## red
## geofence
module geofence ( clk,reset,X,Y,valid,is_inside);
input clk;
input reset;
input [9:0] X;
input [9:0] Y;
output reg valid;
output is_inside;
reg [2:0]state, next_state;
parameter IDLE = 3'd0,
	  READ = 3'd1,
      SORTING = 3'd2,
	  CAL = 3'd3,
	  OUT = 3'd4,
      BUFFF = 3'd5;
reg [2:0] sort_cnt;
reg [2:0] cnt;
reg [9:0] tmp_x[0:5];
reg [9:0] tmp_y[0:5];
reg [9:0] target_x;
reg [9:0] target_y;
reg [2:0] sort_idx;
reg signed [10:0] buf1;
reg signed [10:0] buf2;
reg signed [21:0] tmp;
reg done;
wire signed [21:0]mul;
assign mul = buf1 * buf2;
reg [5:0] result;
assign is_inside = &result | &(~result);
always@(posedge clk or posedge reset)begin
    if(reset)
        state <= IDLE;
    else 
        state <= next_state;
end
always@(*)begin
    if(reset)
        next_state = IDLE;
    else begin
        case(state)
            IDLE:
                next_state = READ;
            READ:begin
                if(done == 1) next_state = SORTING;
                else next_state = READ;  
            end
            SORTING:begin
                if(sort_idx == 0) next_state = CAL;
                else next_state = SORTING;
            end
            CAL:begin
                if(sort_idx == 6) next_state = OUT;
                else next_state = CAL;
            end 
            OUT:
                next_state = BUFFF;
            BUFFF:
                next_state = READ; 
            default:    next_state = IDLE;
        endcase
    end 
end
  ...
make LEC_CHECK=0 ABC_AREA=1 CAP_MARGIN=20 CORE_MARGIN=2 CORE_UTILIZATION=72 PLACE_DENSITY=0.38 SETUP_SLACK_MARGIN=2.31 SLEW_MARGIN=20 TNS_END_PERCENT=5 finish   # period 7.74 ns
run.sh (not shown) runs the stock make flow with config.mk's settings and CLKGATE_MAP_FILE=.
Per the final summary, red finished and its layout is clean on timing, DRC and antenna.
Modified inputs, blue compared to red
Settings: a deleted SETUP_SLACK_MARGIN that had been 2.31; a deleted ABC_AREA that had been 1; a deleted TNS_END_PERCENT that had been 5; a deleted PLACE_DENSITY that had been 0.38; a change of the clock period (ns, I/O delays scaled along) from 7.74 to 1.2.
## What came out
- blue did not finish: a tool error stopped it during clock tree synthesis.
- red: full flow OK, the timing, DRC and antenna checks passed
- Taking red as the reference point, the full die area of blue falls by 3.5%.
- Mux share of post-synthesis cell area was higher in blue than in red.
- Min weighted congestion reported at the end of routability-driven placement across blue and red: red
- red has higher total number of placement rows than blue.
- blue and red ended up with nearly the same starting density of the core.
- Part of the Yosys area used for sequential elements in blue is 1.1 points higher than in red
- From red to blue the numbers moved as follows: netlist area before placement down 730 sq um; number of cells produced by synthesis down 428; post-synth area from yosys stat went down 3.6%.
For green, these inputs were changed with respect to blue:
Settings: setting HOLD_SLACK_MARGIN to -0.09 for the first time; setting SETUP_SLACK_MARGIN to -0.57 for the first time; setting CTS_CLUSTER_SIZE to 31 for the first time; changing the clock period (ns, I/O delays scaled along) from 1.2 to 5.96.
==> results <==
Every stage of green finished as expected; the final checks, on the other hand, flagged negative setup slack, which means the layout fails. Going from blue to green, the cell area reported after detailed placement was found to have gone down by 17%. Compared green against blue; area of the core within noise. Compared with blue, in green detailed placer's ending HPWL lower; synthesized-area fraction occupied by xor and xnor cells ~0 delta; pre-CTS setup slack increased by 5.16 ns relative to the old numbers. blue -> green: full die area delta 0, exact match.

---

Starting RTL as in the previous note.
==> flow/design.v (excerpt) <==
module geofence ( clk,reset,X,Y,valid,is_inside);
input clk;
input reset;
input [9:0] X;
input [9:0] Y;
output reg valid;
output is_inside;
reg [2:0]state, next_state;
parameter IDLE = 3'd0,
	  READ = 3'd1,
      SORTING = 3'd2,
	  CAL = 3'd3,
	  OUT = 3'd4,
      BUFFF = 3'd5;
reg [2:0] sort_cnt;
reg [2:0] cnt;
reg [9:0] tmp_x[0:5];
reg [9:0] tmp_y[0:5];
reg [9:0] target_x;
reg [9:0] target_y;
reg [2:0] sort_idx;
reg signed [10:0] buf1;
reg signed [10:0] buf2;
reg signed [21:0] tmp;
reg done;
wire signed [21:0]mul;
assign mul = buf1 * buf2;
reg [5:0] result;
assign is_inside = &result | &(~result);
always@(posedge clk or posedge reset)begin
    if(reset)
        state <= IDLE;
    else 
        state <= next_state;
end
always@(*)begin
    if(reset)
        next_state = IDLE;
    else begin
        case(state)
            IDLE:
                next_state = READ;
            READ:begin
                if(done == 1) next_state = SORTING;
                else next_state = READ;  
            end
            SORTING:begin
                if(sort_idx == 0) next_state = CAL;
                else next_state = SORTING;
            end
            CAL:begin
                if(sort_idx == 6) next_state = OUT;
                else next_state = CAL;
            end 
            OUT:
                next_state = BUFFF;
            BUFFF:
                next_state = READ; 
            default:    next_state = IDLE;
        endcase
    end 
end
always@(posedge clk or posedge reset)begin
    if(reset)begin
        cnt <= 0;
        done <= 0;
        sort_cnt <= 1;
        sort_idx <= 4;
        valid <= 0;
    end
    else begin
        if(next_state == READ) begin
            valid <= 0;
            case(cnt)
                0:begin
                    target_x <= X;
                    target_y <= Y;
                end
                1:begin
                    tmp_x[0] <= X;
                    tmp_y[0] <= Y;
  ...
==> flow/config.mk <==
export PLATFORM = sky130hd
export DESIGN_NAME = geofence
export DESIGN_NICKNAME = geofence
export VERILOG_FILES = /design/flow/design.v
export SDC_FILE = /design/flow/constraint.sdc
export NUM_CORES = 4
export LEC_CHECK = 0
export CAP_MARGIN = 20
export CORE_MARGIN = 2
export CORE_UTILIZATION = 68
export CTS_CLUSTER_SIZE = 31
export SLEW_MARGIN = 20
==> flow/constraint.sdc <==
create_clock -name core_clock -period 5.96 [get_ports {clk}]
set_input_delay 1.1920 -clock core_clock [delete_from_list [all_inputs] [get_ports {clk}]]
set_output_delay 1.1920 -clock core_clock [all_outputs]
set_load 0.01 [all_outputs]
The starting point reached the layout checks and failed them: setup timing.
Edit:
--- a/flow/config.mk
+++ b/flow/config.mk
@@ -8,5 +8,4 @@
 export CAP_MARGIN = 20
 export CORE_MARGIN = 2
-export CORE_UTILIZATION = 68
-export CTS_CLUSTER_SIZE = 31
+export CORE_UTILIZATION = 40
 export SLEW_MARGIN = 20
==> flow/constraint.sdc (replaced) <==
create_clock -name core_clock -period 7.4 [get_ports {clk}]
set_input_delay 1.4800 -clock core_clock [delete_from_list [all_inputs] [get_ports {clk}]]
set_output_delay 1.4800 -clock core_clock [all_outputs]
set_load 0.01 [all_outputs]
After rerunning:
- The changed run completed without violations
- via count drops by 2.6%
- cell area goes down by 0.97%
- synthesized cell count is unchanged
Edit:
--- a/flow/config.mk
+++ b/flow/config.mk
@@ -8,4 +8,7 @@
 export CAP_MARGIN = 20
 export CORE_MARGIN = 2
-export CORE_UTILIZATION = 40
+export CORE_UTILIZATION = 72
+export CTS_CLUSTER_SIZE = 31
+export PLACE_DENSITY_LB_ADDON = 0.01
+export SETUP_SLACK_MARGIN = 1.68
 export SLEW_MARGIN = 20
==> flow/constraint.sdc (replaced) <==
create_clock -name core_clock -period 5.96 [get_ports {clk}]
set_input_delay 1.1920 -clock core_clock [delete_from_list [all_inputs] [get_ports {clk}]]
set_output_delay 1.1920 -clock core_clock [all_outputs]
set_load 0.01 [all_outputs]
The new run finished with capacitance limit, slew limit, setup timing left.
Cell area climbs by about 10%.
Global-route usage went up by 22 points.
Synthesized cell count is unchanged.
Cell count fell by 5.4%.
Edit:
--- a/flow/config.mk
+++ b/flow/config.mk
@@ -7,8 +7,9 @@
 export LEC_CHECK = 0
 export CAP_MARGIN = 20
+export CORE_ASPECT_RATIO = 0.69
 export CORE_MARGIN = 2
 export CORE_UTILIZATION = 72
-export CTS_CLUSTER_SIZE = 31
-export PLACE_DENSITY_LB_ADDON = 0.01
-export SETUP_SLACK_MARGIN = 1.68
+export CTS_CLUSTER_DIAMETER = 213
+export CTS_CLUSTER_SIZE = 10
+export SETUP_SLACK_MARGIN = 0.31
 export SLEW_MARGIN = 20
==> flow/constraint.sdc (replaced) <==
create_clock -name core_clock -period 1.07 [get_ports {clk}]
set_input_delay 0.2140 -clock core_clock [delete_from_list [all_inputs] [get_ports {clk}]]
set_output_delay 0.2140 -clock core_clock [all_outputs]
set_load 0.01 [all_outputs]
With this change the flow did not get past clock tree synthesis (4_1_cts) with DPL-0038; synthesized area does not change; die area barely changes; synthesized cell count is unchanged.

---

geofence again, from the RTL that the note above started with.
make LEC_CHECK=0 CAP_MARGIN=20 CORE_MARGIN=2 CORE_UTILIZATION=72 CTS_CLUSTER_DIAMETER=213 CTS_CLUSTER_SIZE=10 SETUP_SLACK_MARGIN=0.31 SLEW_MARGIN=40 finish   # period 1.07 ns
The first run failed in clock tree synthesis, error DPL-0038.
Edit:
- ABC_AREA: default -> 1
- CTS_CLUSTER_DIAMETER: 213 -> default
- CTS_CLUSTER_SIZE: 10 -> 77
- PLACE_DENSITY_LB_ADDON: default -> 0.04
- SETUP_SLACK_MARGIN: 0.31 -> -0.24
- SLEW_MARGIN: 40 -> 20
- clock period: 1.07 -> 4.31 ns (I/O delays scaled with it)
Effect: Now the flow stopped in global routing. Synthesized area goes up by 3.7%. Die area goes up by 3.6%. Synthesized cell count goes up by 19%.
Edit:
- ABC_AREA: 1 -> default
- CTS_CLUSTER_DIAMETER: default -> 213
- CTS_CLUSTER_SIZE: 77 -> 10
- PLACE_DENSITY_LB_ADDON: 0.04 -> default
- SETUP_SLACK_MARGIN: -0.24 -> 0.31
- TNS_END_PERCENT: default -> 10
- clock period: 4.31 -> 1.07 ns (I/O delays scaled with it)
After rerunning: The changed run failed in clock tree synthesis; synthesized cell count went down by 16%; die area falls by 3.5%; area after synthesis decreases by 3.6%.
Edit:
- ABC_AREA: default -> 1
- CORE_UTILIZATION: 72 -> 44
- CTS_CLUSTER_DIAMETER: 213 -> default
- CTS_CLUSTER_SIZE: 10 -> default
- PLACE_DENSITY_LB_ADDON: default -> 0.07
- SETUP_SLACK_MARGIN: 0.31 -> default
- TNS_END_PERCENT: 10 -> default
- clock period: 1.07 -> 8.0 ns (I/O delays scaled with it)
The changed run finished with timing, DRC and antenna clean.
Area after synthesis went up by 3.7%.
Die size rises by 68%.
Synthesized cell count is higher by 19%.
